Design yuv422_to_rgb, start of the top module:
module yuv422_to_rgb (
input             pclk               ,  
input             presetn            ,  
input      [31:0] paddr              ,  
input      [31:0] pwdata             ,  
output reg [31:0] prdata             ,  
input         	  pwrite             ,  
input         	  psel               ,  
input         	  penable            , 
output            pslverr            ,  
output            pready             ,  
output reg        irq                ,  
output reg [95:0] rgb_out               
);
Size: ~3800 cells after synthesis, roughly 360 flip-flops, roughly 200 I/O pins.
clock: 5.84 ns
lec_check: 0
abc_area: 1
cap_margin: 20
cell_pad_in_sites_detail_placement: 0
core_margin: 2
core_utilization: 71
cts_cluster_size: 72
hold_slack_margin: 0.08
min_routing_layer: met1
place_density_lb_addon: 0.19
slew_margin: 20
tns_end_percent: 45
run.sh (not shown) runs the stock make flow with config.mk's settings and CLKGATE_MAP_FILE=.
The starting point produced a layout that fails on setup timing.
Next try:
- CTS_CLUSTER_SIZE: 72 -> not set
- HOLD_SLACK_MARGIN: 0.08 -> -0.09
- PLACE_DENSITY_LB_ADDON: 0.19 -> 0.27
- TNS_END_PERCENT: 45 -> 75
- clock period: 5.84 -> 4.64 ns (I/O delays scaled with it)
After rerunning: The new run failed in global routing with GRT-0232; synthesized area stays the same; synthesized cell count does not change; die area does not change.
Next try:
- ABC_AREA: 1 -> not set
- CELL_PAD_IN_SITES_DETAIL_PLACEMENT: 0 -> not set
- CORE_UTILIZATION: 71 -> 40
- HOLD_SLACK_MARGIN: -0.09 -> not set
- MIN_ROUTING_LAYER: met1 -> not set
- PLACE_DENSITY_LB_ADDON: 0.27 -> not set
- TNS_END_PERCENT: 75 -> not set
- clock period: 4.64 -> 9.0 ns (I/O delays scaled with it)
After rerunning: Now the flow produced a clean layout. Die area rose by 68%. Synthesized area fell by 4.3%. Synthesized cell count fell by 27%.
Next try:
- CORE_UTILIZATION: 40 -> 60
- clock period: 9.0 -> 6.13 ns (I/O delays scaled with it)
What happened: The new run finished but fails on setup timing. Synthesized area does not change. Clock-buffer cell count does not change. Sequential share of layout area goes down by 3.0 points. Synthesized cell count is unchanged. Clock skew goes up by 5.9 ps. Worst setup slack degrades by 1700 ps. Cell area goes up by roughly a tenth. Non-clock buffer count goes up by 366.
Next try:
- CORE_UTILIZATION: 60 -> 68
- CTS_CLUSTER_SIZE: not set -> 37
- SETUP_SLACK_MARGIN: not set -> 1.24
- clock period: 6.13 -> 6.92 ns (I/O delays scaled with it)
After rerunning: The new run finished but fails on setup timing; core utilization rises by 7.4 points; worst hold slack is better by 8.0 ps; via count is higher by 1.2%; non-clock buffer count goes down by 187; design area shrinks by 3.5%; die size drops by 12%.

========
Starting RTL as in the previous note.
Settings: LEC_CHECK=0, CAP_MARGIN=0, CORE_MARGIN=2, CORE_UTILIZATION=65, CTS_CLUSTER_SIZE=90, SETUP_SLACK_MARGIN=1.24, SLEW_MARGIN=20; clock period 6.31 ns.
The starting point completed and failed the layout checks on setup timing.
Change:
CAP_MARGIN = 20   (was 0)
CORE_UTILIZATION = 62   (was 65)
CTS_CLUSTER_SIZE = default   (was 90)
PLACE_DENSITY = 0.42   (was default)
SETUP_SLACK_MARGIN = default   (was 1.24)
clock period = 6.88 ns   (was 6.31 ns; I/O delays follow)
The new run ran to the end with violations: setup timing.
Wire length fell by a little under a tenth.
Design area drops by a few percent.
Critical path depth falls by 3.
Change:
ABC_AREA = 1   (was default)
CTS_CLUSTER_DIAMETER = 400   (was default)
PLACE_DENSITY = default   (was 0.42)
clock period = 4.1 ns   (was 6.88 ns; I/O delays follow)
=>
- The changed run ran to the end with violations: setup timing
- critical path depth goes up by 4
- maximum frequency fell by 1.8%
- clock skew drops by 20 ps
- core utilization goes up by 12 points
- final cell count rises by 41%
Change:
ABC_AREA = default   (was 1)
CORE_UTILIZATION = 59   (was 62)
CTS_CLUSTER_DIAMETER = default   (was 400)
Result: The new run ran to the end with violations: setup timing. Cell area falls by 6.1%. Wire length came out lower by 27%. Clock-buffer cell count increases by 6. Core utilization is lower by 6.5 points.
Change:
ABC_AREA = 1   (was default)
CORE_UTILIZATION = 72   (was 59)
CTS_CLUSTER_DIAMETER = 400   (was default)
CTS_CLUSTER_SIZE = 97   (was default)
TNS_END_PERCENT = 15   (was default)
The new run never finished: it broke off in global routing on ODB-0269.
Synthesized cell count went up by well over a third.
Area after synthesis climbs by a few percent.
Die size went down by about a fifth.
Change:
ABC_AREA = default   (was 1)
CORE_UTILIZATION = 57   (was 72)
CTS_CLUSTER_DIAMETER = default   (was 400)
CTS_CLUSTER_SIZE = default   (was 97)
TNS_END_PERCENT = default   (was 15)
clock period = 4.53 ns   (was 4.1 ns; I/O delays follow)
Outcome: This time the run finished but fails on setup timing. Synthesized cell count went down by 27%. Synthesized area is lower by 4.3%. Die area came out higher by 20%.

========
yuv422_to_rgb again, from the RTL that the note above started with.
==> flow/config.mk <==
export PLATFORM = sky130hd
export DESIGN_NAME = yuv422_to_rgb
export DESIGN_NICKNAME = yuv422_to_rgb
export VERILOG_FILES = /design/flow/design.v
export SDC_FILE = /design/flow/constraint.sdc
export NUM_CORES = 4
export LEC_CHECK = 0
export ABC_AREA = 1
export CAP_MARGIN = 20
export CORE_ASPECT_RATIO = 0.5
export CORE_MARGIN = 2
export CORE_UTILIZATION = 72
export CTS_CLUSTER_DIAMETER = 400
export CTS_CLUSTER_SIZE = 97
export PLACE_DENSITY_LB_ADDON = 0.0
export SLEW_MARGIN = 20
export TNS_END_PERCENT = 15
==> flow/constraint.sdc <==
create_clock -name core_clock -period 4.1 [get_ports {pclk}]
set_input_delay 0.8200 -clock core_clock [delete_from_list [all_inputs] [get_ports {pclk}]]
set_output_delay 0.8200 -clock core_clock [all_outputs]
set_load 0.01 [all_outputs]
The baseline never finished: it broke off in global routing with GRT-0232.
Edit:
Settings changed: ABC_AREA 1 to not set, CORE_ASPECT_RATIO 0.5 to not set, CORE_UTILIZATION 72 to 61, CTS_CLUSTER_DIAMETER 400 to not set, CTS_CLUSTER_SIZE 97 to not set, PLACE_DENSITY_LB_ADDON 0.0 to not set, TNS_END_PERCENT 15 to not set.
Clock period 4.1 ns to 6.13 ns, I/O delays scaled along.
What happened: Now the flow completed and failed the layout checks on negative setup slack. Die size climbs by about 12%. Synthesized area drops by 4.3%. Synthesized cell count drops by about 27%.

========
Setup of run 1:
yuv422_to_rgb again, from the RTL that the note above started with.
make LEC_CHECK=0 ABC_AREA=1 CAP_MARGIN=20 CORE_MARGIN=2 CORE_UTILIZATION=72 CTS_CLUSTER_DIAMETER=385 CTS_CLUSTER_SIZE=98 PLACE_DENSITY=0.39 SLEW_MARGIN=20 finish   # period 4.63 ns
For run 1, the flow was terminated by a tool error in global routing (5_1_grt) and produced no final design.
### run 1 -> run 2
diff --git a/flow/config.mk b/flow/config.mk
--- a/flow/config.mk
+++ b/flow/config.mk
@@ -8 +7,0 @@
-export ABC_AREA = 1
@@ -11,4 +10 @@
-export CORE_UTILIZATION = 72
-export CTS_CLUSTER_DIAMETER = 385
-export CTS_CLUSTER_SIZE = 98
-export PLACE_DENSITY = 0.39
+export CORE_UTILIZATION = 40
==> flow/constraint.sdc <==
create_clock -name core_clock -period 8.15 [get_ports {pclk}]
set_input_delay 1.6300 -clock core_clock [delete_from_list [all_inputs] [get_ports {pclk}]]
set_output_delay 1.6300 -clock core_clock [all_outputs]
set_load 0.01 [all_outputs]
[summary]
- Compared to run 1, run 2 was floorplanned on a bigger die.
- Net count after synthesis down about 22% in run 2 wrt run 1
- Taking run 1 as the reference, in run 2 number of cell instances after yosys synthesis now smaller; x dimension of the die now larger.
- Diff run 1 -> run 2: and-or/or-and share of the synthesized area increased by 0.28 points relative to the old numbers, area of the core increased by 0.031 mm2 relative to the old numbers, area fraction in and, or, nand and nor cells after synthesis decreased by 9.6 points relative to the old numbers, number of buffers inserted to repair setup after CTS decreased by 49 relative to the old numbers.
- Run 2 went all the way through synthesis, placement and routing and the layout is clean on timing, DRC and antenna.
- Per the comparison of run 2 with run 1, synthesized chip area reported by yosys shrank by about 4.3%, area of the mapped netlist has decreased.
--- input diff run 2..run 3 ---
diff --git a/flow/config.mk b/flow/config.mk
--- a/flow/config.mk
+++ b/flow/config.mk
@@ -8 +8 @@
-export CAP_MARGIN = 20
+export CAP_MARGIN = 5
@@ -10 +10,3 @@
-export CORE_UTILIZATION = 40
+export CORE_UTILIZATION = 72
+export CTS_CLUSTER_DIAMETER = 90
+export PLACE_DENSITY = 0.66
==> flow/constraint.sdc <==
create_clock -name core_clock -period 6.57 [get_ports {pclk}]
set_input_delay 1.3140 -clock core_clock [delete_from_list [all_inputs] [get_ports {pclk}]]
set_output_delay 1.3140 -clock core_clock [all_outputs]
set_load 0.01 [all_outputs]
==> comparison <==
[flow] run 3 | stages: complete | final checks: fail | reason: setup timing
Summary of the comparison: final worst slack is lower in run 3, relative to run 2.
A slowest library cell on the worst path of dfrtp_1 is what run 2 shows, while fa_2 belongs to run 3.
From run 2 to run 3 the numbers moved as follows: sequential cell area neither gained nor lost much, overall fraction of global-route tracks in use picked up an extra 20 points.
Wire length of the first global-routing pass, run 3 vs run 2: up by a few percent
Against run 2, run 3 comes in 1 higher on critical path depth.

========
yuv422_to_rgb again, from the RTL that the note above started with.
==> flow/config.mk <==
export PLATFORM = sky130hd
export DESIGN_NAME = yuv422_to_rgb
export DESIGN_NICKNAME = yuv422_to_rgb
export VERILOG_FILES = /design/flow/design.v
export SDC_FILE = /design/flow/constraint.sdc
export NUM_CORES = 4
export LEC_CHECK = 0
export ABC_AREA = 0
export CAP_MARGIN = 20
export CELL_PAD_IN_SITES_GLOBAL_PLACEMENT = 3
export CORE_ASPECT_RATIO = 1.36
export CORE_MARGIN = 4
export CORE_UTILIZATION = 40
export GPL_ROUTABILITY_DRIVEN = 0
export GPL_TIMING_DRIVEN = 0
export MAX_ROUTING_LAYER = met5
export MIN_ROUTING_LAYER = met2
export SETUP_SLACK_MARGIN = -0.67
export SLEW_MARGIN = 15
export TNS_END_PERCENT = 5
==> flow/constraint.sdc <==
create_clock -name core_clock -period 7.15 [get_ports {pclk}]
set_input_delay 1.4300 -clock core_clock [delete_from_list [all_inputs] [get_ports {pclk}]]
set_output_delay 1.4300 -clock core_clock [all_outputs]
set_load 0.01 [all_outputs]
The baseline ran to the end with violations: DRC, setup timing.
Change:
MAX_ROUTING_LAYER = met4   (was met5)
Now the flow finished with setup timing left.
Worst hold slack barely changes.
Cell area goes up by 0.40%.
Change:
ABC_AREA = unset   (was 0)
CAP_MARGIN = 0   (was 20)
CELL_PAD_IN_SITES_GLOBAL_PLACEMENT = unset   (was 3)
CORE_ASPECT_RATIO = unset   (was 1.36)
CORE_MARGIN = 7   (was 4)
CTS_CLUSTER_SIZE = 17   (was unset)
MAX_ROUTING_LAYER = unset   (was met4)
MIN_ROUTING_LAYER = unset   (was met2)
SETUP_SLACK_MARGIN = -0.88   (was -0.67)
SLEW_MARGIN = 0   (was 15)
TNS_END_PERCENT = unset   (was 5)
clock period = 13.8 ns   (was 7.15 ns; I/O delays follow)
The new run produced a clean layout.
Worst setup slack improves by 5600 ps.
Clock-buffer cell count increases by 2.
Worst hold slack hardly moves.
Final cell count decreases by 0.60%.
Clock skew increases by 11 ps.
Change:
CAP_MARGIN = 20   (was 0)
CORE_MARGIN = 2   (was 7)
CORE_UTILIZATION = 68   (was 40)
CTS_CLUSTER_SIZE = 35   (was 17)
GPL_ROUTABILITY_DRIVEN = unset   (was 0)
GPL_TIMING_DRIVEN = unset   (was 0)
SETUP_SLACK_MARGIN = unset   (was -0.88)
SLEW_MARGIN = 20   (was 0)
clock period = 6.66 ns   (was 13.8 ns; I/O delays follow)
The new run reached the layout checks and failed them: setup timing.
Die area falls by 45%.
Utilization grows by 37 points.
Via count went up by 7.3%.
Synthesized area does not change.
Non-clock buffer count came out higher by 146.
Final area rises by 6.1%.

========
The RTL this note starts from:
==> flow/design.v <==
module yuv_to_rgb (
input            clk             ,  
input            rst_n           ,  
input            start_conversion,  
input      [7:0] y               , 
input      [7:0] u               ,
input      [7:0] v               ,
output reg [7:0] r               , 
output reg [7:0] g               , 
output reg [7:0] b               ,
output reg       pixel_ready        
);
parameter signed [15:0] C_1_402 = 16'h059C;   
parameter signed [15:0] C_0_344 = 16'h0160;   
parameter signed [15:0] C_0_714 = 16'h02DB;   
parameter signed [15:0] C_1_772 = 16'h0716;   
wire signed [15:0] y_s;
wire signed [15:0] u_s;
wire signed [15:0] v_s;
wire signed [31:0] r_temp;
wire signed [31:0] g_temp;
wire signed [31:0] b_temp;
assign y_s = y;
assign u_s = u - 128;   
assign v_s = v - 128;   
assign r_temp = y_s + ((v_s * C_1_402) >>> 10);
assign g_temp = y_s - ((u_s * C_0_344) >>> 10) - ((v_s * C_0_714) >>> 10);
assign b_temp = y_s + ((u_s * C_1_772) >>> 10);
always @(posedge clk or negedge rst_n)	
	if (~rst_n)	            r <= 8'h00; else
	if (start_conversion) begin	
		if (r_temp < 0)	    r <= 8'h00; else
		if (r_temp > 255) 	r <= 8'hFF; else
											    r <= r_temp[7:0];
	end
always @(posedge clk or negedge rst_n)	
	if (~rst_n)	            g <= 8'h00; else
	if (start_conversion) begin	
		if (g_temp < 0)	    g <= 8'h00; else
		if (g_temp > 255) 	g <= 8'hFF; else
											    g <= g_temp[7:0];
	end
always @(posedge clk or negedge rst_n)	
	if (~rst_n)	            b <= 8'h00; else
	if (start_conversion) begin	
		if (b_temp < 0)	    b <= 8'h00; else
		if (b_temp > 255) 	b <= 8'hFF; else
											    b <= b_temp[7:0];
	end
always @(posedge clk or negedge rst_n)
	if (~rst_n)     	        pixel_ready <= 1'b0; else
	if (pixel_ready)          pixel_ready <= 1'b0; else
	if (start_conversion)	    pixel_ready <= 1'b1;
endmodule
module yuv422_to_rgb (
input             pclk               ,  
input             presetn            ,  
input      [31:0] paddr              ,  
input      [31:0] pwdata             ,  
output reg [31:0] prdata             ,  
input         	  pwrite             ,  
input         	  psel               ,  
input         	  penable            , 
output            pslverr            ,  
output            pready             ,  
output reg        irq                ,  
output reg [95:0] rgb_out               
);
localparam IDLE    = 3'd0;
localparam LOAD    = 3'd1;
localparam CONVERT = 3'd2;
reg  [7:0] yuv_mem [0:7];     
reg  [7:0] y0;                
reg  [7:0] u0;                
reg  [7:0] y1;                
reg  [7:0] v0;                
reg  [7:0] y2;                
reg  [7:0] u1;                
reg  [7:0] y3;                
reg  [7:0] v1;                
wire [7:0] r0;                
wire [7:0] g0;                
wire [7:0] b0;                
wire [7:0] r1;                
wire [7:0] g1;                
wire [7:0] b1;                
wire [7:0] r2;                
wire [7:0] g2;                
wire [7:0] b2;                
wire [7:0] r3;                
wire [7:0] g3;                
wire [7:0] b3;                
reg        cnt_writes;        
reg  [2:0] state;             
reg        start_conversion;  
wire [3:0] result_ready;      
yuv_to_rgb conv0 (.clk(pclk), .rst_n(presetn), .start_conversion(start_conversion), .y(y0), .u(u0), .v(v0), .r(r0), .g(g0), .b(b0), .pixel_ready(result_ready[0]));
yuv_to_rgb conv1 (.clk(pclk), .rst_n(presetn), .start_conversion(start_conversion), .y(y1), .u(u0), .v(v0), .r(r1), .g(g1), .b(b1), .pixel_ready(result_ready[1]));
yuv_to_rgb conv2 (.clk(pclk), .rst_n(presetn), .start_conversion(start_conversion), .y(y2), .u(u1), .v(v1), .r(r2), .g(g2), .b(b2), .pixel_ready(result_ready[2]));
yuv_to_rgb conv3 (.clk(pclk), .rst_n(presetn), .start_conversion(start_conversion), .y(y3), .u(u1), .v(v1), .r(r3), .g(g3), .b(b3), .pixel_ready(result_ready[3]));
assign pready  = 1'b1;
assign pslverr = 1'b0;
always @(posedge pclk or negedge presetn)
	if (~presetn)	prdata <= 32'd0; else
	if (psel & ~penable & ~pwrite)	
		case(paddr[7:0])
			8'h20: prdata <= (state == IDLE) ? {32'hFFFFFFFF} : {32'd0};
			8'h30: prdata <= {rgb_out[95:72], 8'd0};   
			8'h34: prdata <= {rgb_out[71:48], 8'd0};   
			8'h38: prdata <= {rgb_out[47:24], 8'd0};   
			8'h3c: prdata <= {rgb_out[23:0], 8'd0};   
		endcase           
always @(posedge pclk or negedge presetn)
	if (~presetn)	                        cnt_writes <= 'd0; else
	if (psel & penable & pready & pwrite)	cnt_writes <= cnt_writes + 'd1;
always @(posedge pclk or negedge presetn)
	if (~presetn)	                                     start_conversion <= 1'b0; else
	if (start_conversion)                              start_conversion <= 1'b0; else
	if (psel & penable & pready & pwrite & cnt_writes) start_conversion <= 1'b1;
always @(posedge pclk or negedge presetn)
	if (~presetn)      	irq <= 1'b0; else
	if (irq)					  irq <= 1'b0; else
	if (&result_ready)	irq <= 1'b1;
always @(posedge pclk or negedge presetn)
	if (~presetn)	                                                  state <= IDLE; else
	case(state)
		IDLE    : if (psel & ~penable & pwrite)                       state <= LOAD;     
		LOAD    : if (psel & penable & pready & pwrite & cnt_writes)  state <= CONVERT;  
		CONVERT : if (&result_ready)                                  state <= IDLE;     
	endcase
always @(posedge pclk or negedge presetn)
	if (~presetn) begin	yuv_mem[0] <= 8'd0;
	                    yuv_mem[1] <= 8'd0;
	                    yuv_mem[2] <= 8'd0;
	                    yuv_mem[3] <= 8'd0;
	                    yuv_mem[4] <= 8'd0;
	                    yuv_mem[5] <= 8'd0;
	                    yuv_mem[6] <= 8'd0;
	                    yuv_mem[7] <= 8'd0; end else
	if (psel & pwrite & ~penable) 
		case (paddr[7:0])                               
      8'h10: begin yuv_mem[0] <= pwdata[7:0];           
									 yuv_mem[1] <= pwdata[15:8];          
									 yuv_mem[2] <= pwdata[23:16];         
									 yuv_mem[3] <= pwdata[31:24]; end     
      8'h14: begin yuv_mem[4] <= pwdata[7:0];           
                   yuv_mem[5] <= pwdata[15:8];          
                   yuv_mem[6] <= pwdata[23:16];         
                   yuv_mem[7] <= pwdata[31:24]; end     
    endcase
always @(posedge pclk or negedge presetn)
	if (~presetn)	            rgb_out <= 96'd0; else
	if (&result_ready)	      rgb_out <= {r0, g0, b0, r1, g1, b1, r2, g2, b2, r3, g3, b3};  
always @(posedge pclk or negedge presetn)
	if (~presetn)	                    y0 <= 'd0; else
	if ((state == LOAD) & cnt_writes) y0 <= yuv_mem[0];
always @(posedge pclk or negedge presetn)
	if (~presetn)	                    u0 <= 'd0; else
	if ((state == LOAD) & cnt_writes) u0 <= yuv_mem[1];
always @(posedge pclk or negedge presetn)
	if (~presetn)	                    y1 <= 'd0; else
	if ((state == LOAD) & cnt_writes) y1 <= yuv_mem[2];
always @(posedge pclk or negedge presetn)
	if (~presetn)	                    v0 <= 'd0; else
	if ((state == LOAD) & cnt_writes) v0 <= yuv_mem[3];
always @(posedge pclk or negedge presetn)
	if (~presetn)	                    y2 <= 'd0; else
	if ((state == LOAD) & cnt_writes) y2 <= yuv_mem[4];
always @(posedge pclk or negedge presetn)
	if (~presetn)	                    u1 <= 'd0; else
	if ((state == LOAD) & cnt_writes) u1 <= yuv_mem[5];
always @(posedge pclk or negedge presetn)
	if (~presetn)	                    y3 <= 'd0; else
	if ((state == LOAD) & cnt_writes) y3 <= yuv_mem[6];
always @(posedge pclk or negedge presetn)
	if (~presetn)	                    v1 <= 'd0; else
	if ((state == LOAD) & cnt_writes) v1 <= yuv_mem[7];
endmodule
Settings: LEC_CHECK=0, ABC_AREA=1, CAP_MARGIN=40, CORE_MARGIN=2, CORE_UTILIZATION=72, CTS_CLUSTER_DIAMETER=400, CTS_CLUSTER_SIZE=97, SETUP_SLACK_MARGIN=-0.27, SLEW_MARGIN=20, TNS_END_PERCENT=15; clock period 4.1 ns.
The first run did not get past 5_1_grt.
Rerun with:
- ABC_AREA: 1 -> not set
- CAP_MARGIN: 40 -> 20
- CORE_UTILIZATION: 72 -> 19
- CTS_CLUSTER_DIAMETER: 400 -> not set
- CTS_CLUSTER_SIZE: 97 -> not set
- SETUP_SLACK_MARGIN: -0.27 -> not set
- TNS_END_PERCENT: 15 -> not set
- clock period: 4.1 -> 8.15 ns (I/O delays scaled with it)
Result: Now the flow went through all stages and came out clean; area after synthesis goes down by 4.3%; die size goes up to 3.6 times its value; synthesized cell count goes down by 27%.
Rerun with:
- CORE_UTILIZATION: 19 -> 40
- GPL_ROUTABILITY_DRIVEN: not set -> 0
- HOLD_SLACK_MARGIN: not set -> 0.18
- clock period: 8.15 -> 9.0 ns (I/O delays scaled with it)
Effect: Cell area fell by 4.1%; synthesized area is unchanged; cell count fell by 22%; non-clock buffer count fell by 14; global-route usage rose by 10 points; utilization rose by 23 points; via count rose by 0.85%; count of clock-buffer cells in the layout fell by 4.
Rerun with:
- CELL_PAD_IN_SITES_GLOBAL_PLACEMENT: not set -> 3
- GPL_ROUTABILITY_DRIVEN: 0 -> not set
- GPL_TIMING_DRIVEN: not set -> 0
- HOLD_SLACK_MARGIN: 0.18 -> not set
Effect: Synthesized area does not change; die size does not change; setup slack is worse by 0.50 ns; hold slack barely changes; final cell count went up by 1.4%; non-clock buffer count went up by 56; register-to-register slack is worse by 0.50 ns.
